==> design.v <==
module pc_counter(
		input clk,
		input reset,
		input [31:0] next_addr,
		output reg [31:0] current,
		input hazardStall);
	always @(posedge clk) begin
		if (reset == 1)
			current <= 32'h00003000;
		else if (hazardStall == 0)
			current <= next_addr;
	end
endmodule
module alu( output reg[31:0] aluresult, output zero,
            input[3:0] operation, input[31:0] data_a, input [31:0] data_b );
  assign zero = (aluresult == 32'b0);
  always @(*) begin
    case (operation)
      4'b0000: begin  
        aluresult = data_a & data_b;
      end
      4'b0001: begin  
        aluresult = data_a | data_b;
      end
      4'b0010: begin  
        aluresult = data_a + data_b;
      end
      4'b0110: begin  
        aluresult = data_a - data_b;
      end
      4'b0111: begin  
        if  
          ((data_a[31] == 1) && (data_b [31] == 0))
          begin
          aluresult = 1;
        end
       else if  
          ((data_b[31] == 1) && (data_a [31] == 0))
          begin
          aluresult = 0;
        end
        else  
        begin
          aluresult =  data_a < data_b ? 1 : 0;
      end
      end
      4'b1100: begin  
        aluresult = ~( data_a  | data_b );
      end
      default: begin
        aluresult = data_a + data_b;
      end
    endcase
  end
endmodule
module mux32_2_1(
	input s,
	input [31:0] in0,
	input [31:0] in1,
	output reg [31:0] out
	);
	always @(*)
		if (s==1) begin
			out = in1;
		end
		else begin
			out = in0;
		end
endmodule
module InstructionFetch(
    input clk,
		input reset,
		output [31:0] inst_addr,
		input [31:0] aluAddresult,
		output [31:0] instr_add_4,
		input pcSrc,
		input hazardStall,  
		input jump,
		input [31:0] jumpMux1
		);
	wire [31:0] next_addr;
	pc_counter pc_counter(
	    .clk (clk),
			.reset    (reset   ), 	 
			.next_addr    (next_addr), 	 
			.current  (inst_addr),	 
			.hazardStall(hazardStall));
	wire [31:0] mux2mux;
	mux32_2_1 mux32_2_1_b (
			.s    (pcSrc   ),  
			.in0  (instr_add_4 ),   
			.in1  (aluAddresult ),  
			.out  (mux2mux ));  
	alu aluPLus4 (
			.aluresult  (instr_add_4),  
			.zero       (      ), 		
			.operation  (4'b0010 ), 	 
			.data_a     (inst_addr), 	 
			.data_b     (32'd4    ));		 
  mux32_2_1 mux32_2_1_j (
			.s    (jump   ),  
			.in0  (mux2mux ),   
			.in1  (jumpMux1),  
			.out  (next_addr ));  
endmodule
module IFIDPipeReg(
		input reset,
		input[31:0] instr_add_4,
		output reg [31:0] IFIDinstr_add_4,
		input[31:0] instr,
		output reg [31:0] IFIDinstr,
		input ifFlush,  
		input stall,
		input clk);  
	always @(posedge clk)
	begin
		if (reset == 1) begin
			IFIDinstr <= 32'h0000;
		end
		else if (stall == 1) begin
			IFIDinstr <= IFIDinstr;
		end
		else if (ifFlush == 1) begin
			IFIDinstr <= 32'h0000;
		end
		else begin
			IFIDinstr_add_4 <= instr_add_4;
			IFIDinstr <= instr;
		end
	end
endmodule
module controlunit ( output reg regdest, output reg jump, output reg branch, output reg memread,
                     output reg memtoreg, output reg memwrite, output reg alusrc, output reg regwrite,
                     output reg[1:0] aluop, input [5:0] opcode );
  always @(*) begin
    {regdest, alusrc, memtoreg, regwrite, memread, memwrite, branch, jump, aluop}=10'b0000000000;
    case (opcode)
      6'b000000: begin  
        regdest = 1;
        regwrite = 1;
        aluop = 2'b10;
      end
      6'b100011: begin  
        alusrc = 1;
        memtoreg = 1;
        regwrite = 1;
        memread = 1;
      end
      6'b101011: begin  
        alusrc = 1;
	   memwrite = 1;
      end
      6'b000100: begin  
        branch = 1;
        aluop = 2'b01;
      end
      6'b001000: begin  
        regwrite = 1;
	alusrc = 1;
      end
      6'b001001: begin  
        regwrite = 1;
	   alusrc = 1;
      end
      6'b000010: begin  
        jump = 1;
      end
    endcase
  end
endmodule
module sign_extend(
	input [15:0] extendMe,
	output reg [31:0] extended);
	always @(*)
		begin if
				(extendMe[15] == 0)
			extended =  {16'b0000000000000000, extendMe};
		else
			extended =  {16'b1111111111111111, extendMe};
		end
endmodule
module shiftleft2(
	input [29:0] shiftMe,
	output reg [31:0] shifted);
	always @(*) begin
		shifted = {shiftMe[29:0], 2'b00};
	end
endmodule
module combineSLPC4(
	input [3:0] aluPlus4,
	input [25:0] instr,
	output reg [31:0] out
	);
	always @(*) begin
		out = {aluPlus4, instr, 2'b00};
	end
endmodule
module reg_file(
input [4:0] readReg1, readReg2, writeReg,
input [31:0] writeData,
input regWrite, clk,
output reg [31:0] readData1, readData2
);
reg [31:0] regFile [31:0];
always @(*) begin
	if (readReg1 == 0)
		readData1 = 0;
	else if (regWrite && writeReg == readReg1)
		readData1 = writeData;
	else
		readData1 = regFile[readReg1];
	if (readReg2 == 0)
		readData2 = 0;
	else if (regWrite && writeReg == readReg2)
		readData2 = writeData;
	else
		readData2 = regFile[readReg2];
end
always @(posedge clk) begin
	if (regWrite && writeReg != 0)
		regFile[writeReg] <= writeData;
end
endmodule
module comparator(
		input [31:0] readData1,
		input [31:0] readData2,
		output reg IFFlush,
		input [5:0] IFIDinstr,
		output reg PCSrc,
		output reg jump,
		output zero
		);
	alu alu (
			.aluresult  (  ),
			.zero       (zero      ),
			.operation  (4'b0110 ),
			.data_a     (readData1    ),
			.data_b     (readData2    ));
	always @(*) begin
    case (IFIDinstr)
      6'b000010: begin
		IFFlush = 1;
		PCSrc = 0;
		jump = 1;
      end
      6'b000100: begin  
		IFFlush = zero;
		PCSrc = zero;
		jump = 0;
      end
      default: begin
        IFFlush = 0;
		PCSrc = 0;
		jump = 0;
      end
    endcase
  end
endmodule
module andGate(input in0, input in1, output reg out);
	always @(*) begin
		if ((in0 == 1 ) && (in1 == 1))
				out = 1;
		else
			out = 0;
		end
endmodule
module InstructionDecode(
		input [31:0] IFIDinstr,
		input [31:0] IFIDinstr_add_4,
		output [31:0] aluAddresult,
		input [4:0] writeReg,
		input [31:0] writeData,
		input regWrite,
		input clk,
		input stall,
		output [31:0] readData1,
		output [31:0] data_out,
		output ifflush,
		output pcSrc,
		output [31:0] signExtended,
		output jump,
		output [31:0] aluAddB
		);
	wire [31:0] branchOffset;
	sign_extend sign_extend (
			.extendMe  (IFIDinstr[15:0]),  
			.extended  (signExtended));  
	shiftleft2 shiftleft2 (
			.shiftMe  (signExtended[29:0]),   
			.shifted  (branchOffset ));		 
	alu aluAdd (
			.aluresult  (aluAddresult ),  
			.zero       (      ),  
			.operation  (4'b0010),  
			.data_a     (IFIDinstr_add_4  ),   
			.data_b     (branchOffset    ));  
	combineSLPC4 combineSLPC4 (
		.aluPlus4  (IFIDinstr_add_4[31:28]),  
		.instr  (IFIDinstr[25:0] ),  
		.out  (aluAddB ));	 
	reg_file reg_file (
			.readReg1   (IFIDinstr[25:21]),  
			.readReg2   (IFIDinstr[20:16]),  
			.writeReg   (writeReg  ),    
			.writeData  (writeData ),    
			.regWrite   (regWrite  ),    
			.clk        (clk       ),    
			.readData1  (readData1 ),    
			.readData2  (data_out ));   
	wire ifflushInternal, pcSrcAnd, jumpInternal, zero;
	comparator c1(
			.readData1 (readData1),
			.readData2 (data_out),
			.IFFlush (ifflushInternal),
			.IFIDinstr (IFIDinstr[31:26]),
			.PCSrc (pcSrcAnd),
			.jump (jumpInternal),
			.zero (zero));
	wire go = ~stall;
	andGate andGate (
		.in0  (ifflushInternal ),
		.in1  (go ),
		.out  (ifflush ));
	andGate andGate2 (
		.in0  (pcSrcAnd ),
		.in1  (go ),
		.out  (pcSrc ));
	andGate andGate3 (
		.in0  (jumpInternal ),
		.in1  (go ),
		.out  (jump ));
endmodule
module IDEXPipeReg(
	input reset,
	input bubble,
	input regdestID,
	input mem_readID,
	input memtoregID,
	input MemWriteSafe,
	input alusrcID,
	input RegWriteHazardSafe,
	input [1:0] aluopID,
	output reg regdest,
	output reg mem_readEX,
	output reg memtoregEX,
	output reg MemWriteSafeEX,
	output reg alusrc,
	output reg RegWriteHazardSafeEX,
	output reg [1:0] aluop,
	input  [31:0] readData1ID,
	input  [31:0] readData2ID,
	output reg [31:0] readData1EX,
	output reg  [31:0] readData2EX,
	input [31:0] extendedID,
	output reg [31:0] extendedEX,
	input [31:0] IFIDinstr,
	output reg [31:0] IDEXinstr,
	input clk);
	always @(posedge clk)
	begin
		if (reset == 1 || bubble == 1) begin
			mem_readEX <= 0;
			MemWriteSafeEX <= 0;
			RegWriteHazardSafeEX <= 0;
		end
		else begin
			mem_readEX <= mem_readID;
			MemWriteSafeEX <= MemWriteSafe;
			RegWriteHazardSafeEX <= RegWriteHazardSafe;
		end
		regdest <= regdestID;
		memtoregEX <= memtoregID;
		alusrc <= alusrcID;
		aluop <= aluopID;
		readData1EX <= readData1ID;
		readData2EX <= readData2ID;
		extendedEX <= extendedID;
		IDEXinstr <= IFIDinstr;
	end
endmodule
module alu_control(input[1:0] aluop, input[5:0] funct, output reg[3:0] operation );
  always @(*) begin
    if (aluop == 2'b00)
      operation = 4'b0010;       
    else if (aluop == 2'b01)
      operation = 4'b0110;       
    else if (aluop == 2'b10 && funct == 6'b100000)
      operation = 4'b0010;       
    else if (aluop[1] == 1 && funct == 6'b100010)
      operation = 4'b0110;        
    else if (aluop == 2'b10 && funct == 6'b100100)
      operation = 4'b0000;       
    else if (aluop == 2'b10 && funct== 6'b100101)
      operation = 4'b0001;       
    else if (aluop == 2'b10 && funct == 6'b101010)
      operation = 4'b0111;       
    else
      operation = 4'b0010;       
  end
endmodule
module mux4_4_1(
		input [31:0] IDEX,
		input [31:0] EXMEM,
		input [31:0] MEMWB,
		input [1:0] s,
		output reg [31:0] aluInput);
	always @(*)
	    case (s)
     2'b10 : begin 
        aluInput = EXMEM;
      end
     2'b01 : begin 
        aluInput = MEMWB;
      end
     default : begin 
        aluInput = IDEX;
      end
	    endcase
endmodule
module mux4_2_1(
		input [4:0] in0,
		input [4:0] in1,
		input s,
		output reg [4:0] out);
	always @(*)
		if (s==1) begin
			out = in1;
	 end
	 else begin
			out = in0;
	 end
endmodule
module execute(
		input [1:0] alu_op,
		output [31:0] data_addrEXMEM,
		input [31:0] IDEXreadData1,
		input [31:0] IDEXreadData2,
		input [31:0] EXMEMresult,
		input [31:0] MEMWBresult,
		input [31:0] IDEXsignExtended,
		input [31:0] IDEXinstr,
		input alu_src,
		input [1:0] fwdA,
		input [1:0] fwdB,
		input regdest,
		output [4:0] writeReg,
		output [31:0] fwdBMux
		);
	wire [3:0] operation;
	alu_control alu_control (
			.aluop      (alu_op),   
			.funct      (IDEXinstr[5:0]     ),  
			.operation  (operation ));  
	wire [31:0] readData1;
	wire [31:0] readData2;
	mux4_4_1 fwdmuxa (
			.IDEX      (IDEXreadData1     ),
			.EXMEM     (EXMEMresult       ),
			.MEMWB     (MEMWBresult       ),
			.s         (fwdA        ),
			.aluInput  (readData1 ));
	mux4_4_1 fwdmuxb (
			.IDEX      (IDEXreadData2     ),
			.EXMEM     (EXMEMresult       ),
			.MEMWB     (MEMWBresult       ),
			.s         (fwdB        ),
			.aluInput  (fwdBMux ));
	mux32_2_1 mux32_2_1 (
			.s    (alu_src   ),
			.in0  (fwdBMux ),
			.in1  (IDEXsignExtended ),
			.out  (readData2 ));
	alu aluMain (
			.aluresult  (data_addrEXMEM),
			.zero       (      ),
			.operation  (operation ),
			.data_a     (readData1    ),
			.data_b     (readData2    ));
	mux4_2_1 mux4_2_1 (
			.in0  (IDEXinstr[20:16]),
			.in1  (IDEXinstr[15:11]),
			.s    (regdest),
			.out  (writeReg));
endmodule
module EXMEMPipeReg(
		input reset,
		input [4:0] writeRegEX,
		input [31:0] data_addrEX,
		input [31:0] writeDataEX,
		input mem_readEX, memwrite,
		input RegWriteEx, memtoregEX,
		output reg [4:0] writeRegMEM,
		output reg [31:0] data_addr,
		output reg [31:0] writeData,
		output reg mem_read, mem_write,
		output reg RegWriteMem, memtoregMEM,
		input clk);
	always @(posedge clk) begin
		if (reset == 1) begin
			mem_read <= 0;
			mem_write <= 0;
			RegWriteMem <= 0;
		end
		else begin
			mem_read <= mem_readEX;
			mem_write <= memwrite;
			RegWriteMem <= RegWriteEx;
		end
		writeRegMEM <= writeRegEX;
		data_addr <= data_addrEX;
		writeData <= writeDataEX;
		memtoregMEM <= memtoregEX;
	end
endmodule
module MEMWBPipeReg(
	input reset,
	input [31:0] read_data,
	input [31:0] data_addr,
	input [4:0] writeRegMem,
	input regWriteMem,
	input memtoregMem,
	output reg [31:0] read_dataIF,
	output reg [31:0] data_addrIF,
	output reg [4:0] writeRegMemIF,
	output reg regWrite,
	output reg memtoreg,
	input clk);
	always @(posedge clk) begin
		if (reset == 1)
			regWrite <= 0;
		else
			regWrite <= regWriteMem;
		data_addrIF <= data_addr;
		memtoreg <= memtoregMem;
		writeRegMemIF <= writeRegMem;
		read_dataIF <= read_data;
	end
endmodule
module HazardDetector(
		input [4:0] IDEXinstrRt2016,
		input [4:0] IFIDinstrRs2521,
		input [4:0] IFIDinstrRt2016,
		input IDEXMemRead,
		input IDbranch,
		input IDEXRegWrite,
		input [4:0] IDEXWriteReg,
		input EXMEMRegWrite,
		input [4:0] EXMEMWriteReg,
		output reg stall,
		input RegWrite,
		input MemWrite,
		output reg RegWriteSafe,
		output reg MemWriteSafe);
	reg loadUse, branchWait;
	always @(*) begin
		loadUse = (IDEXMemRead == 1) &&
			((IDEXinstrRt2016 == IFIDinstrRs2521) || (IDEXinstrRt2016 == IFIDinstrRt2016));
		branchWait = (IDbranch == 1) && (
			((IDEXRegWrite == 1) && (IDEXWriteReg != 0) &&
			 ((IDEXWriteReg == IFIDinstrRs2521) || (IDEXWriteReg == IFIDinstrRt2016))) ||
			((EXMEMRegWrite == 1) && (EXMEMWriteReg != 0) &&
			 ((EXMEMWriteReg == IFIDinstrRs2521) || (EXMEMWriteReg == IFIDinstrRt2016))));
		stall = loadUse || branchWait;
		if (stall) begin
			RegWriteSafe = 0;
			MemWriteSafe = 0;
		end
		else begin
			RegWriteSafe = RegWrite;
			MemWriteSafe = MemWrite;
		end
	end
endmodule
module ForwardingUnit(
		input [4:0] IDEXinstrRt2016,
		input [4:0] IDEXinstrRs2521,
		input EXMEMRegWrite,
		input [4:0] EXMEMRegRd1511,
		input MEMWBRegWrite,
		input [4:0] MEMWBRegRd1511,
		output reg [1:0] fwdA,
		output reg [1:0] fwdB
		);
	always @(*)
	begin
		fwdA = 2'b00;
		fwdB = 2'b00;
		if ((EXMEMRegWrite == 1) && (EXMEMRegRd1511 != 0)) begin
			if (EXMEMRegRd1511 == IDEXinstrRs2521) begin
				fwdA = 2'b10;
			end
			if (EXMEMRegRd1511 == IDEXinstrRt2016) begin
				fwdB = 2'b10;
			end
		end
		if ((EXMEMRegWrite == 0) || (EXMEMRegRd1511 == 0 || EXMEMRegRd1511 != IDEXinstrRs2521)) begin
			if ((MEMWBRegWrite == 1) && (MEMWBRegRd1511 != 0)) begin
				if (MEMWBRegRd1511 == IDEXinstrRs2521) begin
					fwdA = 2'b01;
				end
			end
		end
		if ((EXMEMRegWrite == 0) || (EXMEMRegRd1511 == 0 || EXMEMRegRd1511 != IDEXinstrRt2016)) begin
			if ((MEMWBRegWrite == 1) && (MEMWBRegRd1511 != 0)) begin
				if (MEMWBRegRd1511 == IDEXinstrRt2016) begin
					fwdB = 2'b01;
				end
			end
		end
	end
endmodule
module pipelineProcessor(
	input clk,
	input reset,
	output [31:0]  inst_addr,
	input  [31:0]  instr,
	output [31:0]  data_addr,
	output  [31:0]  data_out,
	output        mem_read,
	output          mem_write,
	input  [31:0]  data_in
	);
	wire [31:0] instr_add_4;
	wire [31:0] aluAddresult;
	wire [31:0] IFIDinstr;
	wire [31:0] jumpMux1;
	wire pcSrc, jump, stall, ifFlush;
	InstructionFetch InstructionFetch (
	  .clk   (clk),
		.reset         (reset        ),
		.inst_addr     (inst_addr    ),
		.aluAddresult  (aluAddresult ),
		.instr_add_4   (instr_add_4  ),
		.pcSrc         (pcSrc        ),
		.hazardStall	(stall ),
		.jump         (jump),
		.jumpMux1     (jumpMux1));
	wire [31:0] IFIDinstr_add_4;
	IFIDPipeReg IFIDPipeReg (
		.reset            (reset           ),
		.instr_add_4      (instr_add_4     ),
		.IFIDinstr_add_4  (IFIDinstr_add_4 ),
		.instr            (instr           ),
		.IFIDinstr        (IFIDinstr       ),
		.ifFlush          (ifFlush         ),
		.stall            (stall           ),
		.clk              (clk             ));
	wire [1:0] aluopID;
	wire regdestID, jumpID, branchID, mem_readID, memtoregID, MemWriteHazard;
	wire alusrcID, RegWriteHazard;
	controlunit controlunit (
		.regdest   (regdestID  ),
		.jump      (jumpID     ),
		.branch    (branchID   ),
		.memread   (mem_readID  ),
		.memtoreg  (memtoregID ),
		.memwrite  (MemWriteHazard ),
		.alusrc    (alusrcID   ),
		.regwrite  (RegWriteHazard ),
		.aluop     (aluopID    ),
		.opcode    (IFIDinstr[31:26]   ));
	wire [31:0] readData1ID;
	wire [31:0] readData2ID;
	wire [31:0] signExtended;
	wire [4:0] writeReg;
	wire [31:0] writeData;
	wire regWrite;
	InstructionDecode InstructionDecode (
		.IFIDinstr        (IFIDinstr       ),
		.IFIDinstr_add_4  (IFIDinstr_add_4 ),
		.aluAddresult     (aluAddresult    ),
		.writeReg         (writeReg        ),
		.writeData        (writeData       ),
		.regWrite         (regWrite        ),
		.clk              (clk             ),
		.stall            (stall           ),
		.readData1        (readData1ID       ),
		.data_out         (readData2ID        ),
		.ifflush          (ifFlush         ),
		.pcSrc            (pcSrc           ),
		.signExtended     (signExtended    ),
		.jump 			  (jump)			,
		.aluAddB		  (jumpMux1));
	wire [31:0] extendedEX;
	wire [31:0] IDEXreadData1, IDEXreadData2, IDEXinstr2;
	wire [1:0] alu_op;
	wire regdest, mem_readEX, memtoregEX, mem_writeEX, alusrc, RegWriteEx;
	wire RegWriteSafe, MemWriteSafe;
	IDEXPipeReg IDEXPipeReg (
		.reset                 (reset                ),
		.bubble                (stall                ),
		.regdestID             (regdestID            ),
		.mem_readID            (mem_readID           ),
		.memtoregID            (memtoregID           ),
		.MemWriteSafe          (MemWriteSafe         ),
		.alusrcID              (alusrcID             ),
		.RegWriteHazardSafe    (RegWriteSafe  		 ),
		.aluopID               (aluopID              ),
		.regdest               (regdest              ),
		.mem_readEX            (mem_readEX           ),
		.memtoregEX            (memtoregEX           ),
		.MemWriteSafeEX        (mem_writeEX       ),
		.alusrc                (alusrc               ),
		.RegWriteHazardSafeEX  (RegWriteEx		 ),
		.aluop                 (alu_op                ),
		.readData1ID           (readData1ID          ),
		.readData2ID           (readData2ID          ),
		.readData1EX           (IDEXreadData1          ),
		.readData2EX           (IDEXreadData2          ),
		.extendedID            (signExtended           ),
		.extendedEX            (extendedEX           ),
		.IFIDinstr			   (IFIDinstr			  ),
		.IDEXinstr				(IDEXinstr2			  ),
		.clk                   (clk                  ));
	wire [31:0] data_addrEX;
	wire [1:0] fwdA, fwdB;
	wire [4:0] writeRegEX;
	wire [31:0] writeDataEX;
	execute execute (
		.alu_op            (alu_op           ),
		.data_addrEXMEM    (data_addrEX   ),
		.IDEXreadData1     (IDEXreadData1    ),
		.IDEXreadData2     (IDEXreadData2    ),
		.EXMEMresult       (data_addr      ),
		.MEMWBresult       (writeData      ),
		.IDEXsignExtended  (extendedEX  ),
		.IDEXinstr         (IDEXinstr2        ),
		.alu_src           (alusrc          ),
		.fwdA              (fwdA             ),
		.fwdB              (fwdB             ),
		.regdest           (regdest          ),
		.writeReg          (writeRegEX       ),
		.fwdBMux		   (writeDataEX		));
	wire [4:0] writeRegMEM;
	wire RegWriteMem, memtoregMEM;
	EXMEMPipeReg EXMEMPipeReg (
		.reset        (reset       ),
		.writeRegEX   (writeRegEX  ),
		.data_addrEX  (data_addrEX ),
		.writeDataEX  (writeDataEX ),
		.mem_readEX   (mem_readEX  ),
		.memwrite     (mem_writeEX    ),
		.RegWriteEx   (RegWriteEx  ),
		.memtoregEX   (memtoregEX  ),
		.writeRegMEM  (writeRegMEM ),
		.data_addr    (data_addr   ),
		.writeData    (data_out   ),
		.mem_read     (mem_read    ),
		.mem_write    (mem_write   ),
		.RegWriteMem  (RegWriteMem ),
		.memtoregMEM  (memtoregMEM ),
		.clk          (clk         ));
	wire [31:0] read_dataIF, data_addrIF;
	wire memtoreg;
	MEMWBPipeReg MEMWBPipeReg (
		.reset          (reset         ),
		.read_data      (data_in     ),
		.data_addr      (data_addr     ),
		.writeRegMem    (writeRegMEM   ),
		.regWriteMem    (RegWriteMem  ),
		.memtoregMem    (memtoregMEM   ),
		.read_dataIF    (read_dataIF   ),
		.data_addrIF    (data_addrIF   ),
		.writeRegMemIF  (writeReg ),
		.regWrite       (regWrite      ),
		.memtoreg       (memtoreg      ),
		.clk            (clk           ));
	mux32_2_1 mux32_2_1data (
		.s    (memtoreg   ),
		.in0  (data_addrIF ),
		.in1  (read_dataIF ),
		.out  (writeData ));
	HazardDetector HazardDetector (
		.IDEXinstrRt2016  (IDEXinstr2[20:16] ),
		.IFIDinstrRs2521  (IFIDinstr[25:21] ),
		.IFIDinstrRt2016  (IFIDinstr[20:16] ),
		.IDEXMemRead      (mem_readEX     ),
		.IDbranch         (branchID        ),
		.IDEXRegWrite     (RegWriteEx      ),
		.IDEXWriteReg     (writeRegEX      ),
		.EXMEMRegWrite    (RegWriteMem     ),
		.EXMEMWriteReg    (writeRegMEM     ),
		.stall            (stall           ),
		.RegWrite         (RegWriteHazard        ),
		.MemWrite         (MemWriteHazard        ),
		.RegWriteSafe     (RegWriteSafe    ),
		.MemWriteSafe     (MemWriteSafe    ));
	ForwardingUnit ForwardingUnit (
		.IDEXinstrRt2016  (IDEXinstr2[20:16] ),
		.IDEXinstrRs2521  (IDEXinstr2[25:21] ),
		.EXMEMRegWrite    (RegWriteMem   ),
		.EXMEMRegRd1511   (writeRegMEM  ),
		.MEMWBRegWrite    (regWrite   ),
		.MEMWBRegRd1511   (writeReg  ),
		.fwdA             (fwdA            ),
		.fwdB             (fwdB            ));
endmodule
==> run.sh <==
#!/bin/bash
# the make line also repeats each setting of config.mk as NAME=value (left out here)
make -C /OpenROAD-flow-scripts/flow DESIGN_CONFIG=/design/flow/config.mk WORK_HOME=/design/flow/orfs CLKGATE_MAP_FILE= finish
==> config.mk <==
export PLATFORM = sky130hd
export DESIGN_NAME = pipelineProcessor
export DESIGN_NICKNAME = pipelineProcessor
export VERILOG_FILES = /design/flow/design.v
export SDC_FILE = /design/flow/constraint.sdc
export NUM_CORES = 4
export LEC_CHECK = 0
export CAP_MARGIN = 20
export CORE_MARGIN = 2
export CORE_UTILIZATION = 40
export PLACE_DENSITY = 0.6
export SETUP_SLACK_MARGIN = 2.24
export SLEW_MARGIN = 20
==> constraint.sdc <==
create_clock -name core_clock -period 7.73 [get_ports {clk}]
set_input_delay 1.5460 -clock core_clock [delete_from_list [all_inputs] [get_ports {clk}]]
set_output_delay 1.5460 -clock core_clock [all_outputs]
set_load 0.01 [all_outputs]
==> impl_metrics.xml, run 1 <==
<?xml version="1.0" encoding="UTF-8"?>
<metrics>
  <group name="power">
    <metric name="vdd.ir_drop.worst" unit="µV">207.2</metric>
    <metric name="power.static_leakage" unit="nW">28.34</metric>
    <metric name="sequentialPowerShare" unit="%">41.2</metric>
    <metric name="clock_network_power" unit="mW">7.07</metric>
    <metric name="clock_power_share" unit="%">30.5</metric>
    <metric name="power.largest_group" unit="">registers</metric>
    <metric name="internal_power" unit="mW">15.90</metric>
    <metric name="powerComb" unit="mW">6.57</metric>
    <metric name="seq-power" unit="mW">9.55</metric>
    <metric name="switching_power" unit="mW">7.292</metric>
    <metric name="combPwrFrac" unit="%">28.3</metric>
    <metric name="power_switching_share" unit="%">31.44</metric>
    <metric name="p_per_area" unit="mW/mm²">276.7</metric>
  </group>
  <group name="hold_path">
    <metric name="worstHoldEndpoint" unit="">EXMEMPipeReg.memtoregMEM</metric>
    <metric name="min_path_type" unit="">reg -&gt; reg</metric>
    <metric name="number_of_cells_traversed_by_the_worst_hold_path" unit="">0</metric>
    <metric name="holdCritStartpoint" unit="">IDEXPipeReg.memtoregEX</metric>
  </group>
  <group name="synthesis">
    <metric name="adder_share" unit="%">3.071</metric>
    <metric name="syn_area" unit="mm²">0.06795</metric>
    <metric name="netlist_top_cells_area" unit="">sky130_fd_sc_hd__edfxtp_1 (47%), sky130_fd_sc_hd__mux4_2 (21%), sky130_fd_sc_hd__dfxtp_1 (9.3%), sky130_fd_sc_hd__ha_1 (3.0%), sky130_fd_sc_hd__nor2_1 (1.5%)</metric>
    <metric name="syn_area_per_cell" unit="µm²">14.95</metric>
    <metric name="share_of_async_settable_or_async_resettable_flops_after_synthesis" unit="%">0</metric>
    <metric name="synth-simple-area-share" unit="%">5.557</metric>
    <metric name="cell_variety_after_synth" unit="">91</metric>
    <metric name="ys_warn_count" unit="">19</metric>
    <metric name="yosys.area_share.aoi" unit="%">7.916</metric>
    <metric name="synth-seq-cells" unit="">1372</metric>
    <metric name="top_cell_area_share" unit="%">46.67</metric>
    <metric name="top_area_cell" unit="">sky130_fd_sc_hd__edfxtp_1</metric>
    <metric name="synth.area.mux_share" unit="%">22.84</metric>
    <metric name="yosysMostFrequentCell" unit="">sky130_fd_sc_hd__edfxtp_1</metric>
    <metric name="synth_cell_count_leaders" unit="">sky130_fd_sc_hd__edfxtp_1 (1,056), sky130_fd_sc_hd__mux4_2 (637), sky130_fd_sc_hd__dfxtp_1 (316)</metric>
    <metric name="post_synth_inst_count" unit="">4544</metric>
    <metric name="yosys-dominant-comb-family" unit="">multiplexers</metric>
    <metric name="xor_xnor_fraction_of_synth_area" unit="%">1.652</metric>
    <metric name="proportion_of_synthesized_chip_area_in_sequential_cells" unit="%">55.98</metric>
    <metric name="post_synth_edffs" unit="">1056</metric>
    <metric name="dominant_flop_cell" unit="">sky130_fd_sc_hd__edfxtp_1</metric>
    <metric name="yosysCellCount" unit="">4544</metric>
    <metric name="chip_area_line_of_the_yosys_report" unit="mm²">0.06795</metric>
  </group>
  <group name="placed_design">
    <metric name="dpl.cell_count" unit="">6823</metric>
    <metric name="count_of_buffers_inserted_at_the_top_level_ports" unit="">163</metric>
    <metric name="placer_congestion" unit="">0.8936</metric>
    <metric name="pre_cts_ws" unit="ns">0.6357</metric>
    <metric name="post-dp-hpwl" unit="µm">131900</metric>
  </group>
  <group name="layout">
    <metric name="num-fill-cells" unit="">13910</metric>
    <metric name="layout.core_utilization" unit="%">49.57</metric>
    <metric name="layoutNonFillerInstCount" unit="">7353</metric>
    <metric name="area_growth_syn_to_layout" unit="%">23.35</metric>
    <metric name="nNetsFinal" unit="">5254</metric>
  </group>
  <group name="final_timing">
    <metric name="final.period_utilization" unit="%">79.24</metric>
    <metric name="final-max-slew-violation-count" unit="">0</metric>
    <metric name="tightest_pin_transition" unit="ns">1.121</metric>
    <metric name="slew-limit-headroom" unit="%">25.24</metric>
    <metric name="post_layout_min_period" unit="ns">6.125</metric>
    <metric name="maxClockFrequency" unit="GHz">0.1633</metric>
    <metric name="final.setup.worst_slack" unit="ns">1.605</metric>
    <metric name="setup-violations-final" unit="">0</metric>
    <metric name="totalNegativeSetupSlack" unit="ns">0</metric>
    <metric name="fin_worst_skew" unit="ns">0.02438</metric>
    <metric name="setup_repair_after_global_routing_missed_its_margin" unit="">yes</metric>
    <metric name="final-hold-violation-count" unit="">0</metric>
  </group>
  <group name="clock_network">
    <metric name="ctsHtreeMaxLevel" unit="">4</metric>
    <metric name="tritoncts" unit="">yes</metric>
    <metric name="cts-root-to-sink-buffers" unit="">3</metric>
    <metric name="clock_sinks" unit="">1372</metric>
    <metric name="hold_buffers" unit="">0</metric>
    <metric name="cts.root.buffer_cell" unit="">sky130_fd_sc_hd__clkbuf_16</metric>
    <metric name="clock.latency.late_pin" unit="ns">0.82</metric>
    <metric name="cts.reportedPaths.clkPinSlew" unit="ns">0.06</metric>
    <metric name="tritoncts.num_buffers" unit="">143</metric>
  </group>
  <group name="run">
    <metric name="maxCapViolations" unit="">0</metric>
    <metric name="log.warning_count" unit="">97</metric>
  </group>
  <group name="critical_path">
    <metric name="critical_path.endpoint_type" unit="">register</metric>
    <metric name="slowest_stage" unit="">sky130_fd_sc_hd__mux4_2</metric>
    <metric name="critical_path_s_largest_stage_delay" unit="ns">0.53</metric>
    <metric name="critPathKind" unit="">reg -&gt; reg</metric>
    <metric name="crit_buf_inv" unit="">11</metric>
    <metric name="worstSetupPathDepth" unit="">28</metric>
    <metric name="cp.required" unit="ns">8.30</metric>
    <metric name="worst-path-max-fanout" unit="">8</metric>
    <metric name="worst_path_dominant_cell_family" unit="">simple AND/OR/NAND/NOR gates</metric>
    <metric name="critical-path-top-cell-by-count" unit="">sky130_fd_sc_hd__buf_12</metric>
    <metric name="endpoint" unit="">IFIDPipeReg.IFIDinstr_add_4[29]</metric>
    <metric name="reg2reg_slack" unit="ns">1.60</metric>
    <metric name="rr_worst_depth" unit="">28</metric>
    <metric name="critical_path.startpoint_type" unit="">register</metric>
    <metric name="timing.critical_path.arrival" unit="ns">6.69</metric>
    <metric name="worst_r2r_endpoint" unit="">IFIDPipeReg.IFIDinstr_add_4[29]</metric>
  </group>
  <group name="floorplanning">
    <metric name="chip_area" unit="mm²">0.1732</metric>
    <metric name="width_of_the_chip" unit="µm">416.2</metric>
    <metric name="chipHeight" unit="µm">416.2</metric>
    <metric name="placementRows" unit="">151</metric>
    <metric name="core-area" unit="mm²">0.1691</metric>
    <metric name="io_pins" unit="">164</metric>
    <metric name="fp_util" unit="%">40.18</metric>
  </group>
  <group name="global_route">
    <metric name="grt_antenna_before_repair" unit="">6</metric>
    <metric name="grt_pass1_wl" unit="µm">315100</metric>
    <metric name="first_global_vias" unit="">44800</metric>
    <metric name="track_usage" unit="%">25.01</metric>
    <metric name="global_route.overflow_total" unit="">0</metric>
    <metric name="maximum_number_of_pins_on_one_net_before_global_route_repair" unit="">73</metric>
  </group>
  <group name="detailed_routing">
    <metric name="detailroute.via_count" unit="">45560</metric>
    <metric name="finalWirelength" unit="µm">220300</metric>
    <metric name="wl_per_cell" unit="µm">29.96</metric>
    <metric name="remaining_drc_errors" unit="">0</metric>
    <metric name="detailedRoute.firstPassIterationCount" unit="">8</metric>
    <metric name="final_antenna_net_count" unit="">0</metric>
    <metric name="detail_route.vias_per_cell" unit="">6.196</metric>
    <metric name="drtIter0Drc" unit="">4965</metric>
  </group>
  <group name="status">
    <metric name="run_status" unit="">timing/DRC/antenna clean</metric>
  </group>
</metrics>
metrics by stage:
step,hold WS (ns),total power [mW],instance area (µm²)
global placement,0.3112,14.98,73360
floorplan,0.3096,12.92,68880
CTS,0.3270,22.90,82640
finish,0.3252,23.19,83820
global route,0.3274,24.01,83820
detailed placement,0.3132,15.01,73360
what timing repair did:
action	CTS	global route
pin swaps	130	86
gates resized	479	160
gates cloned	32	2
setup buffers	185	54
setup endpoints to repair	124	119
area by class of cell:
class                   count  area [µm²]  share of cell area [%]
repair buffers            613        6865                   8.191
diodes                      1       2.502                0.002986
clock buffers             169        3801                   4.535
clock inverters            87       933.4                   1.114
flip-flops and latches   1372       38090                   45.44
multi-input cells        2694       30600                   36.50
inverters                 199       752.0                  0.8972
well taps                2218        2775                   3.311
layer usage:
layer	vias to the layer above	routed length [µm]	track usage [%]
met2	2237	108500	41.65
li1	19100	-	-
met1	23800	86940	33.17
met3	422	16650	3.884
met5	-	0	0
met4	0	8207	9.282
==> run 2: changes to the inputs <==
Settings changed: SETUP_SLACK_MARGIN 2.24 to unset.
Clock period 7.73 ns to 6.82 ns, I/O delays scaled along.
==> impl_metrics.xml, run 2 <==
<?xml version="1.0" encoding="UTF-8"?>
<metrics>
  <group name="clock_network">
    <metric name="tritoncts" unit="">yes</metric>
    <metric name="hold_buffers" unit="">0</metric>
    <metric name="clock.latency.late_pin" unit="ns">0.82</metric>
    <metric name="cts.reportedPaths.clkPinSlew" unit="ns">0.06</metric>
    <metric name="cts.root.buffer_cell" unit="">sky130_fd_sc_hd__clkbuf_16</metric>
    <metric name="cts-root-to-sink-buffers" unit="">3</metric>
    <metric name="tritoncts.num_buffers" unit="">149</metric>
    <metric name="ctsHtreeMaxLevel" unit="">4</metric>
    <metric name="clock_sinks" unit="">1372</metric>
  </group>
  <group name="power">
    <metric name="power.largest_group" unit="">registers</metric>
    <metric name="power.static_leakage" unit="nW">26.92</metric>
    <metric name="switching_power" unit="mW">7.907</metric>
    <metric name="power_switching_share" unit="%">31.21</metric>
    <metric name="powerComb" unit="mW">6.41</metric>
    <metric name="internal_power" unit="mW">17.43</metric>
    <metric name="combPwrFrac" unit="%">25.3</metric>
    <metric name="clock_network_power" unit="mW">8.10</metric>
    <metric name="seq-power" unit="mW">10.8</metric>
    <metric name="p_per_area" unit="mW/mm²">319.2</metric>
    <metric name="vdd.ir_drop.worst" unit="µV">304.5</metric>
    <metric name="clock_power_share" unit="%">31.9</metric>
    <metric name="totalPowerFinal" unit="mW">25.34</metric>
    <metric name="sequentialPowerShare" unit="%">42.7</metric>
  </group>
  <group name="placed_design">
    <metric name="pre_cts_ws" unit="ns">-0.1990</metric>
    <metric name="count_of_buffers_inserted_at_the_top_level_ports" unit="">163</metric>
    <metric name="placer_congestion" unit="">0.9057</metric>
    <metric name="post-dp-hpwl" unit="µm">135200</metric>
    <metric name="detailed_place.area" unit="mm²">0.07400</metric>
  </group>
  <group name="final_timing">
    <metric name="final.period_utilization" unit="%">95.26</metric>
    <metric name="totalNegativeSetupSlack" unit="ns">0</metric>
    <metric name="post_layout_min_period" unit="ns">6.497</metric>
    <metric name="final-max-slew-violation-count" unit="">0</metric>
    <metric name="final.hold.worst_slack" unit="ns">0.3298</metric>
    <metric name="setup-violations-final" unit="">0</metric>
    <metric name="final-hold-violation-count" unit="">0</metric>
    <metric name="fin_worst_skew" unit="ns">0.03871</metric>
    <metric name="tightest_pin_transition" unit="ns">1.145</metric>
    <metric name="final.setup.worst_slack" unit="ns">0.3232</metric>
    <metric name="maxClockFrequency" unit="GHz">0.1539</metric>
    <metric name="slew-limit-headroom" unit="%">23.51</metric>
  </group>
  <group name="synthesis">
    <metric name="post_synth_inst_count" unit="">4544</metric>
    <metric name="synth_cell_count_leaders" unit="">sky130_fd_sc_hd__edfxtp_1 (1,056), sky130_fd_sc_hd__mux4_2 (637), sky130_fd_sc_hd__dfxtp_1 (316)</metric>
    <metric name="adder_share" unit="%">3.071</metric>
    <metric name="synth-simple-area-share" unit="%">5.557</metric>
    <metric name="yosysCellCount" unit="">4544</metric>
    <metric name="yosysMostFrequentCell" unit="">sky130_fd_sc_hd__edfxtp_1</metric>
    <metric name="ys_warn_count" unit="">19</metric>
    <metric name="netlist_top_cells_area" unit="">sky130_fd_sc_hd__edfxtp_1 (47%), sky130_fd_sc_hd__mux4_2 (21%), sky130_fd_sc_hd__dfxtp_1 (9.3%), sky130_fd_sc_hd__ha_1 (3.0%), sky130_fd_sc_hd__nor2_1 (1.5%)</metric>
    <metric name="cell_variety_after_synth" unit="">91</metric>
    <metric name="synth-seq-cells" unit="">1372</metric>
    <metric name="top_area_cell" unit="">sky130_fd_sc_hd__edfxtp_1</metric>
    <metric name="yosys-dominant-comb-family" unit="">multiplexers</metric>
    <metric name="xor_xnor_fraction_of_synth_area" unit="%">1.652</metric>
    <metric name="dominant_flop_cell" unit="">sky130_fd_sc_hd__edfxtp_1</metric>
    <metric name="chip_area_line_of_the_yosys_report" unit="mm²">0.06795</metric>
    <metric name="proportion_of_synthesized_chip_area_in_sequential_cells" unit="%">55.98</metric>
    <metric name="syn_area_per_cell" unit="µm²">14.95</metric>
    <metric name="top_cell_area_share" unit="%">46.67</metric>
    <metric name="syn_area" unit="mm²">0.06795</metric>
    <metric name="share_of_async_settable_or_async_resettable_flops_after_synthesis" unit="%">0</metric>
    <metric name="synth.area.mux_share" unit="%">22.84</metric>
    <metric name="post_synth_edffs" unit="">1056</metric>
    <metric name="yosys.area_share.aoi" unit="%">7.916</metric>
  </group>
  <group name="floorplanning">
    <metric name="core-area" unit="mm²">0.1691</metric>
    <metric name="io_pins" unit="">164</metric>
    <metric name="chipHeight" unit="µm">416.2</metric>
    <metric name="width_of_the_chip" unit="µm">416.2</metric>
    <metric name="placementRows" unit="">151</metric>
    <metric name="fp_util" unit="%">40.18</metric>
    <metric name="chip_area" unit="mm²">0.1732</metric>
  </group>
  <group name="critical_path">
    <metric name="worst_path_dominant_cell_family" unit="">AND-OR/OR-AND gates</metric>
    <metric name="slowest_stage" unit="">sky130_fd_sc_hd__mux4_2</metric>
    <metric name="crit_buf_inv" unit="">6</metric>
    <metric name="critical_path_s_largest_stage_delay" unit="ns">0.56</metric>
    <metric name="worst_r2r_endpoint" unit="">InstructionFetch.pc_counter.current[6]</metric>
    <metric name="worst-path-max-fanout" unit="">35</metric>
    <metric name="critical-path-top-cell-by-count" unit="">sky130_fd_sc_hd__buf_4</metric>
    <metric name="critPathKind" unit="">reg -&gt; reg</metric>
    <metric name="rr_worst_depth" unit="">23</metric>
    <metric name="endpoint" unit="">InstructionFetch.pc_counter.current[6]</metric>
    <metric name="worstSetupPathDepth" unit="">23</metric>
    <metric name="critical_path.endpoint_type" unit="">register</metric>
    <metric name="reg2reg_slack" unit="ns">0.32</metric>
    <metric name="timing.critical_path.arrival" unit="ns">7.19</metric>
    <metric name="critical_path.startpoint_type" unit="">register</metric>
    <metric name="cp.required" unit="ns">7.52</metric>
    <metric name="cells_along_the_critical_path" unit="">buf_12, mux4_2, mux4_2, mux2i_1, buf_4, a211oi_1, ha_1, buf_4, a21o_1, a211oi_1, o21ai_0, a31o_2, a31oi_1, xnor2_1, o2111ai_1, buf_4, nor4b_4, buf_4, and2_2, buf_6, mux2i_1, a21oi_1, a22o_1</metric>
  </group>
  <group name="hold_path">
    <metric name="number_of_cells_traversed_by_the_worst_hold_path" unit="">0</metric>
    <metric name="holdCritStartpoint" unit="">EXMEMPipeReg.memtoregMEM</metric>
    <metric name="worstHoldEndpoint" unit="">MEMWBPipeReg.memtoreg</metric>
    <metric name="min_path_type" unit="">reg -&gt; reg</metric>
  </group>
  <group name="status">
    <metric name="run_status" unit="">timing/DRC/antenna clean</metric>
  </group>
  <group name="layout">
    <metric name="postLayoutCellArea" unit="mm²">0.07938</metric>
    <metric name="mi_logic_area" unit="mm²">0.02843</metric>
    <metric name="nNetsFinal" unit="">5104</metric>
    <metric name="area_growth_syn_to_layout" unit="%">16.83</metric>
    <metric name="seq_area" unit="mm²">0.03807</metric>
    <metric name="num-fill-cells" unit="">14540</metric>
  </group>
  <group name="detailed_routing">
    <metric name="detail_route.vias_per_cell" unit="">6.146</metric>
    <metric name="drtIter0Drc" unit="">5222</metric>
    <metric name="wl_per_cell" unit="µm">29.48</metric>
    <metric name="final_antenna_net_count" unit="">0</metric>
    <metric name="detailroute.via_count" unit="">44370</metric>
    <metric name="remaining_drc_errors" unit="">0</metric>
    <metric name="finalWirelength" unit="µm">212800</metric>
    <metric name="detailedRoute.firstPassIterationCount" unit="">7</metric>
  </group>
  <group name="run">
    <metric name="log.warning_count" unit="">94</metric>
    <metric name="maxCapViolations" unit="">0</metric>
  </group>
  <group name="global_route">
    <metric name="first_global_vias" unit="">43760</metric>
    <metric name="track_usage" unit="%">24.24</metric>
    <metric name="maximum_number_of_pins_on_one_net_before_global_route_repair" unit="">64</metric>
    <metric name="grt_antenna_before_repair" unit="">7</metric>
    <metric name="grt_pass1_wl" unit="µm">306400</metric>
    <metric name="global_route.overflow_total" unit="">0</metric>
  </group>
</metrics>
[run 2: per-stage QoR]
stage          utilization [%]  instances
4_1_cts                  46.66       7186
5_1_grt                  46.94       7217
2_1_floorplan                -       4575
3_3_place_gp             43.73       6908
3_5_place_dp             43.76       6910
6_report                 46.95       7219
[run 2: final cells by class]
cell class | count | share of cell area, %
Tap cell | 2218 | 3.496
Antenna cell | 3 | 0.009457
Inverter | 199 | 0.9410
Sequential cell | 1372 | 47.96
Clock inverter | 91 | 1.083
Multi-Input combinational cell | 2690 | 35.81
Clock buffer | 185 | 5.059
Timing Repair Buffer | 461 | 5.641
[run 2: what timing repair did]
item | 4_1_cts | 5_1_grt
buffers inserted | 0 | 26
pin swaps | 0 | 6
gates resized | 5 | 42
endpoints found under the setup margin | 33 | 114
gates cloned | 0 | 3
[run 2: routing by layer]
metal	vias to the layer above	global-route usage (%)	wire length, µm	share of wire [%]
met4	2	7.975	6699	3.1
li1	18770	-	-	-
met1	23100	33.69	85910	40
met3	360	4.952	20400	9.6
met5	-	0	7	0.0033
met2	2138	38.15	99820	47
==> run 3: changes to the inputs <==
Settings changed: ABC_AREA set to 0, CORE_ASPECT_RATIO set to 0.63, CTS_CLUSTER_DIAMETER set to 176, HOLD_SLACK_MARGIN set to 0.23, MAX_ROUTING_LAYER set to met4, MIN_ROUTING_LAYER set to met2.
Clock period 6.82 ns to 10.7 ns, I/O delays scaled along.
==> impl_metrics.xml, run 3 <==
<?xml version="1.0" encoding="UTF-8"?>
<metrics>
  <group name="status">
    <metric name="run_status" unit="">timing/DRC/antenna clean</metric>
  </group>
  <group name="placed_design">
    <metric name="post-dp-hpwl" unit="µm">144100</metric>
    <metric name="pre_cts_ws" unit="ns">2.179</metric>
    <metric name="count_of_buffers_inserted_at_the_top_level_ports" unit="">163</metric>
    <metric name="dpl.cell_count" unit="">6798</metric>
    <metric name="detailed_place.area" unit="mm²">0.07262</metric>
    <metric name="placer_congestion" unit="">1.008</metric>
  </group>
  <group name="final_timing">
    <metric name="setup_repair_after_global_routing_missed_its_margin" unit="">no</metric>
    <metric name="tightest_pin_transition" unit="ns">1.240</metric>
    <metric name="final-hold-violation-count" unit="">0</metric>
    <metric name="post_layout_min_period" unit="ns">9.324</metric>
    <metric name="totalNegativeSetupSlack" unit="ns">0</metric>
    <metric name="slew-limit-headroom" unit="%">16.83</metric>
    <metric name="final.setup.worst_slack" unit="ns">1.376</metric>
    <metric name="final.hold.worst_slack" unit="ns">0.3288</metric>
    <metric name="final.period_utilization" unit="%">87.14</metric>
    <metric name="final-max-slew-violation-count" unit="">0</metric>
    <metric name="setup-violations-final" unit="">0</metric>
    <metric name="fin_worst_skew" unit="ns">0.05623</metric>
    <metric name="maxClockFrequency" unit="GHz">0.1073</metric>
  </group>
  <group name="critical_path">
    <metric name="reg2reg_slack" unit="ns">1.38</metric>
    <metric name="critical_path_s_largest_stage_delay" unit="ns">0.96</metric>
    <metric name="cp.required" unit="ns">11.37</metric>
    <metric name="crit_buf_inv" unit="">4</metric>
    <metric name="critPathKind" unit="">reg -&gt; reg</metric>
    <metric name="critical-path-top-cell-by-count" unit="">sky130_fd_sc_hd__buf_4</metric>
    <metric name="worst_path_dominant_cell_family" unit="">simple AND/OR/NAND/NOR gates</metric>
    <metric name="slowest_stage" unit="">sky130_fd_sc_hd__nor4b_4</metric>
    <metric name="cells_along_the_critical_path" unit="">buf_12, buf_4, mux4_2, mux4_2, mux2i_1, nand2_1, o21ai_0, or2_2, ha_1, nor2b_1, o31ai_1, a211oi_2, o21ai_1, nor3_1, a2111oi_0, nand4_1, nor4b_4, and2_1, buf_4, nor3_4, buf_4, a22oi_1, nor2_1</metric>
    <metric name="endpoint" unit="">IFIDPipeReg.IFIDinstr[7]</metric>
    <metric name="critical_path.startpoint_type" unit="">register</metric>
    <metric name="worstSetupPathDepth" unit="">23</metric>
    <metric name="timing.critical_path.arrival" unit="ns">9.99</metric>
    <metric name="worst-path-max-fanout" unit="">56</metric>
    <metric name="critical_path.endpoint_type" unit="">register</metric>
    <metric name="worst_r2r_endpoint" unit="">IFIDPipeReg.IFIDinstr[7]</metric>
    <metric name="rr_worst_depth" unit="">23</metric>
  </group>
  <group name="clock_network">
    <metric name="hold_buffers" unit="">0</metric>
    <metric name="postCtsSetupRepairBufs" unit="">0</metric>
    <metric name="tritoncts" unit="">yes</metric>
    <metric name="clock_sinks" unit="">1372</metric>
    <metric name="clock.latency.late_pin" unit="ns">0.83</metric>
    <metric name="tritoncts.num_buffers" unit="">141</metric>
    <metric name="cts.root.buffer_cell" unit="">sky130_fd_sc_hd__clkbuf_16</metric>
    <metric name="cts.reportedPaths.clkPinSlew" unit="ns">0.07</metric>
    <metric name="cts-resized-gates" unit="">0</metric>
    <metric name="cts-root-to-sink-buffers" unit="">4</metric>
    <metric name="ctsHtreeMaxLevel" unit="">4</metric>
  </group>
  <group name="layout">
    <metric name="mi_logic_area" unit="mm²">0.02839</metric>
    <metric name="seq_area" unit="mm²">0.03807</metric>
    <metric name="num-fill-cells" unit="">14680</metric>
    <metric name="layoutNonFillerInstCount" unit="">7080</metric>
    <metric name="postLayoutCellArea" unit="mm²">0.07747</metric>
    <metric name="layout.core_utilization" unit="%">45.74</metric>
    <metric name="area_growth_syn_to_layout" unit="%">14.01</metric>
    <metric name="nNetsFinal" unit="">4920</metric>
  </group>
  <group name="detailed_routing">
    <metric name="drtIter0Drc" unit="">11870</metric>
    <metric name="detailedRoute.firstPassIterationCount" unit="">13</metric>
    <metric name="detailroute.via_count" unit="">58000</metric>
    <metric name="wl_per_cell" unit="µm">33.42</metric>
    <metric name="remaining_drc_errors" unit="">0</metric>
    <metric name="detail_route.vias_per_cell" unit="">8.193</metric>
    <metric name="final_antenna_net_count" unit="">0</metric>
    <metric name="finalWirelength" unit="µm">236600</metric>
  </group>
  <group name="power">
    <metric name="vdd.ir_drop.worst" unit="µV">134.7</metric>
    <metric name="switching_power" unit="mW">5.510</metric>
    <metric name="power.largest_group" unit="">registers</metric>
    <metric name="clock_network_power" unit="mW">5.24</metric>
    <metric name="power.static_leakage" unit="nW">25.81</metric>
    <metric name="power_switching_share" unit="%">33.51</metric>
    <metric name="seq-power" unit="mW">6.96</metric>
    <metric name="internal_power" unit="mW">10.93</metric>
    <metric name="combPwrFrac" unit="%">25.8</metric>
    <metric name="powerComb" unit="mW">4.25</metric>
    <metric name="p_per_area" unit="mW/mm²">212.3</metric>
    <metric name="sequentialPowerShare" unit="%">42.3</metric>
    <metric name="totalPowerFinal" unit="mW">16.45</metric>
    <metric name="clock_power_share" unit="%">31.8</metric>
  </group>
  <group name="floorplanning">
    <metric name="placementRows" unit="">120</metric>
    <metric name="chip_area" unit="mm²">0.1733</metric>
    <metric name="io_pins" unit="">164</metric>
    <metric name="chipHeight" unit="µm">331.1</metric>
    <metric name="core-area" unit="mm²">0.1694</metric>
    <metric name="fp_util" unit="%">40.12</metric>
    <metric name="width_of_the_chip" unit="µm">523.3</metric>
  </group>
  <group name="synthesis">
    <metric name="yosys-dominant-comb-family" unit="">multiplexers</metric>
    <metric name="xor_xnor_fraction_of_synth_area" unit="%">1.652</metric>
    <metric name="ys_warn_count" unit="">19</metric>
    <metric name="yosysCellCount" unit="">4544</metric>
    <metric name="cell_variety_after_synth" unit="">91</metric>
    <metric name="adder_share" unit="%">3.071</metric>
    <metric name="share_of_async_settable_or_async_resettable_flops_after_synthesis" unit="%">0</metric>
    <metric name="syn_area" unit="mm²">0.06795</metric>
    <metric name="top_area_cell" unit="">sky130_fd_sc_hd__edfxtp_1</metric>
    <metric name="post_synth_inst_count" unit="">4544</metric>
    <metric name="synth-simple-area-share" unit="%">5.557</metric>
    <metric name="proportion_of_synthesized_chip_area_in_sequential_cells" unit="%">55.98</metric>
    <metric name="syn_area_per_cell" unit="µm²">14.95</metric>
    <metric name="synth-seq-cells" unit="">1372</metric>
    <metric name="netlist_top_cells_area" unit="">sky130_fd_sc_hd__edfxtp_1 (47%), sky130_fd_sc_hd__mux4_2 (21%), sky130_fd_sc_hd__dfxtp_1 (9.3%), sky130_fd_sc_hd__ha_1 (3.0%), sky130_fd_sc_hd__nor2_1 (1.5%)</metric>
    <metric name="synth.area.mux_share" unit="%">22.84</metric>
    <metric name="synth_cell_count_leaders" unit="">sky130_fd_sc_hd__edfxtp_1 (1,056), sky130_fd_sc_hd__mux4_2 (637), sky130_fd_sc_hd__dfxtp_1 (316)</metric>
    <metric name="top_cell_area_share" unit="%">46.67</metric>
    <metric name="chip_area_line_of_the_yosys_report" unit="mm²">0.06795</metric>
    <metric name="yosys.area_share.aoi" unit="%">7.916</metric>
    <metric name="dominant_flop_cell" unit="">sky130_fd_sc_hd__edfxtp_1</metric>
    <metric name="post_synth_edffs" unit="">1056</metric>
    <metric name="yosysMostFrequentCell" unit="">sky130_fd_sc_hd__edfxtp_1</metric>
  </group>
  <group name="hold_path">
    <metric name="number_of_cells_traversed_by_the_worst_hold_path" unit="">0</metric>
    <metric name="min_path_type" unit="">reg -&gt; reg</metric>
    <metric name="holdCritStartpoint" unit="">EXMEMPipeReg.memtoregMEM</metric>
    <metric name="worstHoldEndpoint" unit="">MEMWBPipeReg.memtoreg</metric>
  </group>
  <group name="global_route">
    <metric name="global_route.overflow_total" unit="">0</metric>
    <metric name="first_global_vias" unit="">65250</metric>
    <metric name="grt_pass1_wl" unit="µm">338000</metric>
    <metric name="maximum_number_of_pins_on_one_net_before_global_route_repair" unit="">80</metric>
    <metric name="track_usage" unit="%">42.97</metric>
    <metric name="grt_antenna_before_repair" unit="">2</metric>
  </group>
  <group name="run">
    <metric name="maxCapViolations" unit="">0</metric>
    <metric name="log.warning_count" unit="">94</metric>
  </group>
</metrics>
[run 3: final cells by class]
class	instances	share of cell area, %
diodes	34	0.1098
repair buffers	285	3.531
clock inverters	72	1.072
well taps	2257	3.645
inverters	199	0.9642
clock buffers	171	4.889
flip-flops and latches	1372	49.15
multi-input cells	2690	36.64
[run 3: routing by layer]
| layer | up-vias | track usage (%) | wire, µm |
|---|---|---|---|
| met1 | 19180 | - | 0 |
| met3 | 2070 | 59.73 | 110400 |
| li1 | 18290 | - | - |
| met4 | 0 | 11.85 | 21220 |
| met2 | 18470 | 44.20 | 105000 |
| met5 | - | - | 0 |
==> run 4: changes to the inputs <==
Settings changed: ABC_AREA 0 to unset, CORE_ASPECT_RATIO 0.63 to 0.85, CORE_UTILIZATION 40 to 72, CTS_CLUSTER_DIAMETER 176 to 363, CTS_CLUSTER_SIZE set to 25, HOLD_SLACK_MARGIN 0.23 to unset, MAX_ROUTING_LAYER met4 to unset, MIN_ROUTING_LAYER met2 to unset, PLACE_DENSITY 0.6 to unset, SETUP_SLACK_MARGIN set to -0.5.
Clock period 10.7 ns to 6.82 ns, I/O delays scaled along.
==> impl_metrics.xml, run 4 <==
<?xml version="1.0" encoding="UTF-8"?>
<metrics>
  <group name="power">
    <metric name="clock_power_share" unit="%">20.2</metric>
    <metric name="power.static_leakage" unit="nW">24.84</metric>
    <metric name="seq-power" unit="mW">10.8</metric>
    <metric name="clock_network_power" unit="mW">4.32</metric>
    <metric name="powerComb" unit="mW">6.25</metric>
    <metric name="p_per_area" unit="mW/mm²">288.9</metric>
    <metric name="combPwrFrac" unit="%">29.3</metric>
    <metric name="sequentialPowerShare" unit="%">50.5</metric>
    <metric name="vdd.ir_drop.worst" unit="µV">245.0</metric>
    <metric name="power.largest_group" unit="">registers</metric>
    <metric name="switching_power" unit="mW">7.045</metric>
    <metric name="internal_power" unit="mW">14.32</metric>
    <metric name="power_switching_share" unit="%">32.97</metric>
  </group>
  <group name="global_route">
    <metric name="met1_routing_resource_usage_after_global_routing" unit="%">59.72</metric>
    <metric name="grt_pass1_wl" unit="µm">312200</metric>
    <metric name="gr_peak_layer" unit="">met2</metric>
    <metric name="maximum_number_of_pins_on_one_net_before_global_route_repair" unit="">71</metric>
    <metric name="global_route.overflow_total" unit="">0</metric>
    <metric name="first_global_vias" unit="">46090</metric>
    <metric name="use_met2" unit="%">68.49</metric>
    <metric name="global_route.usage.met3" unit="%">11.71</metric>
    <metric name="track_usage" unit="%">45.02</metric>
    <metric name="grt_antenna_before_repair" unit="">6</metric>
  </group>
  <group name="detailed_routing">
    <metric name="detailedRoute.firstPassIterationCount" unit="">8</metric>
    <metric name="detail_route.vias_per_cell" unit="">7.780</metric>
    <metric name="detailroute.via_count" unit="">46580</metric>
    <metric name="remaining_drc_errors" unit="">0</metric>
    <metric name="wl_per_cell" unit="µm">36.07</metric>
    <metric name="drtIter0Drc" unit="">8006</metric>
    <metric name="finalWirelength" unit="µm">216000</metric>
    <metric name="final_antenna_net_count" unit="">0</metric>
  </group>
  <group name="clock_network">
    <metric name="clock_sinks" unit="">1372</metric>
    <metric name="hold_buffers" unit="">0</metric>
    <metric name="cts.root.buffer_cell" unit="">sky130_fd_sc_hd__clkbuf_16</metric>
    <metric name="cts.reportedPaths.clkPinSlew" unit="ns">0.11</metric>
    <metric name="clock.latency.late_pin" unit="ns">0.74</metric>
    <metric name="cts-root-to-sink-buffers" unit="">3</metric>
    <metric name="tritoncts.num_buffers" unit="">60</metric>
    <metric name="ctsHtreeMaxLevel" unit="">2</metric>
    <metric name="cts-resized-gates" unit="">0</metric>
    <metric name="tritoncts" unit="">yes</metric>
    <metric name="postCtsSetupRepairBufs" unit="">0</metric>
  </group>
  <group name="final_timing">
    <metric name="final-max-slew-violation-count" unit="">0</metric>
    <metric name="maxClockFrequency" unit="GHz">0.1403</metric>
    <metric name="fin_worst_skew" unit="ns">0.04651</metric>
    <metric name="final-hold-violation-count" unit="">0</metric>
    <metric name="final.setup.worst_slack" unit="ns">-0.3091</metric>
    <metric name="slew-limit-headroom" unit="%">25.36</metric>
    <metric name="setup-violations-final" unit="">110</metric>
    <metric name="tightest_pin_transition" unit="ns">1.120</metric>
    <metric name="post_layout_min_period" unit="ns">7.129</metric>
    <metric name="totalNegativeSetupSlack" unit="ns">-20.47</metric>
    <metric name="final.period_utilization" unit="%">104.5</metric>
  </group>
  <group name="status">
    <metric name="run_status" unit="">finished with violations</metric>
    <metric name="violatedChecks" unit="">negative setup slack</metric>
  </group>
  <group name="critical_path">
    <metric name="critical_path.endpoint_type" unit="">register</metric>
    <metric name="cells_along_the_critical_path" unit="">buf_12, buf_4, mux4_2, mux4_2, mux2i_1, nand2_1, o21ai_0, or2_2, ha_1, and3_1, nand3_1, or3_1, o21ai_0, mux2i_1, o2111ai_1, buf_4, nor4b_4, and2_1, buf_4, nor3_4, buf_4, a22oi_1, nor2_1</metric>
    <metric name="critical_path_s_largest_stage_delay" unit="ns">0.59</metric>
    <metric name="critical-path-top-cell-by-count" unit="">sky130_fd_sc_hd__buf_4</metric>
    <metric name="rr_worst_depth" unit="">23</metric>
    <metric name="cp.required" unit="ns">7.40</metric>
    <metric name="reg2reg_slack" unit="ns">-0.31</metric>
    <metric name="slowest_stage" unit="">sky130_fd_sc_hd__mux2i_1</metric>
    <metric name="critical_path.startpoint_type" unit="">register</metric>
    <metric name="worst-path-max-fanout" unit="">22</metric>
    <metric name="crit_buf_inv" unit="">5</metric>
    <metric name="worst_path_dominant_cell_family" unit="">multiplexers</metric>
    <metric name="timing.critical_path.arrival" unit="ns">7.71</metric>
    <metric name="worstSetupPathDepth" unit="">23</metric>
    <metric name="critPathKind" unit="">reg -&gt; reg</metric>
  </group>
  <group name="synthesis">
    <metric name="xor_xnor_fraction_of_synth_area" unit="%">1.652</metric>
    <metric name="chip_area_line_of_the_yosys_report" unit="mm²">0.06795</metric>
    <metric name="ys_warn_count" unit="">19</metric>
    <metric name="syn_area" unit="mm²">0.06795</metric>
    <metric name="synth.area.mux_share" unit="%">22.84</metric>
    <metric name="yosysMostFrequentCell" unit="">sky130_fd_sc_hd__edfxtp_1</metric>
    <metric name="synth-seq-cells" unit="">1372</metric>
    <metric name="synth-simple-area-share" unit="%">5.557</metric>
    <metric name="syn_area_per_cell" unit="µm²">14.95</metric>
    <metric name="cell_variety_after_synth" unit="">91</metric>
    <metric name="yosysCellCount" unit="">4544</metric>
    <metric name="yosys.area_share.aoi" unit="%">7.916</metric>
    <metric name="proportion_of_synthesized_chip_area_in_sequential_cells" unit="%">55.98</metric>
    <metric name="synth_cell_count_leaders" unit="">sky130_fd_sc_hd__edfxtp_1 (1,056), sky130_fd_sc_hd__mux4_2 (637), sky130_fd_sc_hd__dfxtp_1 (316)</metric>
    <metric name="share_of_async_settable_or_async_resettable_flops_after_synthesis" unit="%">0</metric>
    <metric name="netlist_top_cells_area" unit="">sky130_fd_sc_hd__edfxtp_1 (47%), sky130_fd_sc_hd__mux4_2 (21%), sky130_fd_sc_hd__dfxtp_1 (9.3%), sky130_fd_sc_hd__ha_1 (3.0%), sky130_fd_sc_hd__nor2_1 (1.5%)</metric>
    <metric name="post_synth_inst_count" unit="">4544</metric>
    <metric name="adder_share" unit="%">3.071</metric>
    <metric name="top_cell_area_share" unit="%">46.67</metric>
    <metric name="dominant_flop_cell" unit="">sky130_fd_sc_hd__edfxtp_1</metric>
    <metric name="top_area_cell" unit="">sky130_fd_sc_hd__edfxtp_1</metric>
    <metric name="yosys-dominant-comb-family" unit="">multiplexers</metric>
    <metric name="post_synth_edffs" unit="">1056</metric>
  </group>
  <group name="hold_path">
    <metric name="number_of_cells_traversed_by_the_worst_hold_path" unit="">0</metric>
    <metric name="worstHoldEndpoint" unit="">EXMEMPipeReg.memtoregMEM</metric>
    <metric name="holdCritStartpoint" unit="">IDEXPipeReg.memtoregEX</metric>
    <metric name="min_path_type" unit="">reg -&gt; reg</metric>
  </group>
  <group name="layout">
    <metric name="area_growth_syn_to_layout" unit="%">8.826</metric>
    <metric name="num-fill-cells" unit="">4949</metric>
    <metric name="postLayoutCellArea" unit="mm²">0.07394</metric>
    <metric name="nNetsFinal" unit="">4934</metric>
  </group>
  <group name="floorplanning">
    <metric name="chip_area" unit="mm²">0.09685</metric>
    <metric name="placementRows" unit="">103</metric>
    <metric name="fp_util" unit="%">72.92</metric>
    <metric name="io_pins" unit="">164</metric>
    <metric name="core-area" unit="mm²">0.09318</metric>
    <metric name="width_of_the_chip" unit="µm">337.2</metric>
    <metric name="chipHeight" unit="µm">287.2</metric>
  </group>
  <group name="run">
    <metric name="maxCapViolations" unit="">0</metric>
    <metric name="log.warning_count" unit="">97</metric>
  </group>
  <group name="placed_design">
    <metric name="placer_congestion" unit="">1.021</metric>
    <metric name="count_of_buffers_inserted_at_the_top_level_ports" unit="">163</metric>
    <metric name="detailed_place.area" unit="mm²">0.07228</metric>
    <metric name="post-dp-hpwl" unit="µm">130800</metric>
  </group>
</metrics>
## run 4: metal layers
metal  wire, µm  share of wire, %  vias to the layer above
met3      31930                15                      907
met5         26             0.012                        -
met2      99460                46                     4506
li1           -                 -                    18300
met4      15070               7.0                        4
met1      69470                32                    22860
## run 4: layout make-up
type                       instances  area (µm²)  area share [%]
antenna                            5       12.51         0.01692
clock inverter                     3       51.30         0.06938
tap                             1260        1577           2.132
inverter                         199       747.0           1.010
timing repair buffer             380        3572           4.831
sequential                      1372       38070           51.48
clock buffer                      78        1590           2.151
multi-input combinational       2690       28330           38.31
## run 4: per-stage QoR
stage | setup WS, ns | instances | hold slack, ns | util [%] | total power, mW
2_1_floorplan | -0.4529 | 4575 | 0.3096 | - | 14.52
3_3_place_gp | -0.08086 | 5901 | 0.3147 | 77.57 | 16.76
3_5_place_dp | -0.05343 | 5901 | 0.3128 | 77.57 | 16.91
4_1_cts | -0.1247 | 5982 | 0.3348 | 79.33 | 21.05
5_1_grt | -0.4643 | 5986 | 0.3543 | 79.36 | 21.91
6_report | -0.3091 | 5987 | 0.3348 | 79.36 | 21.36
Power figures rest on the tool's default switching activity, not on a simulated workload.
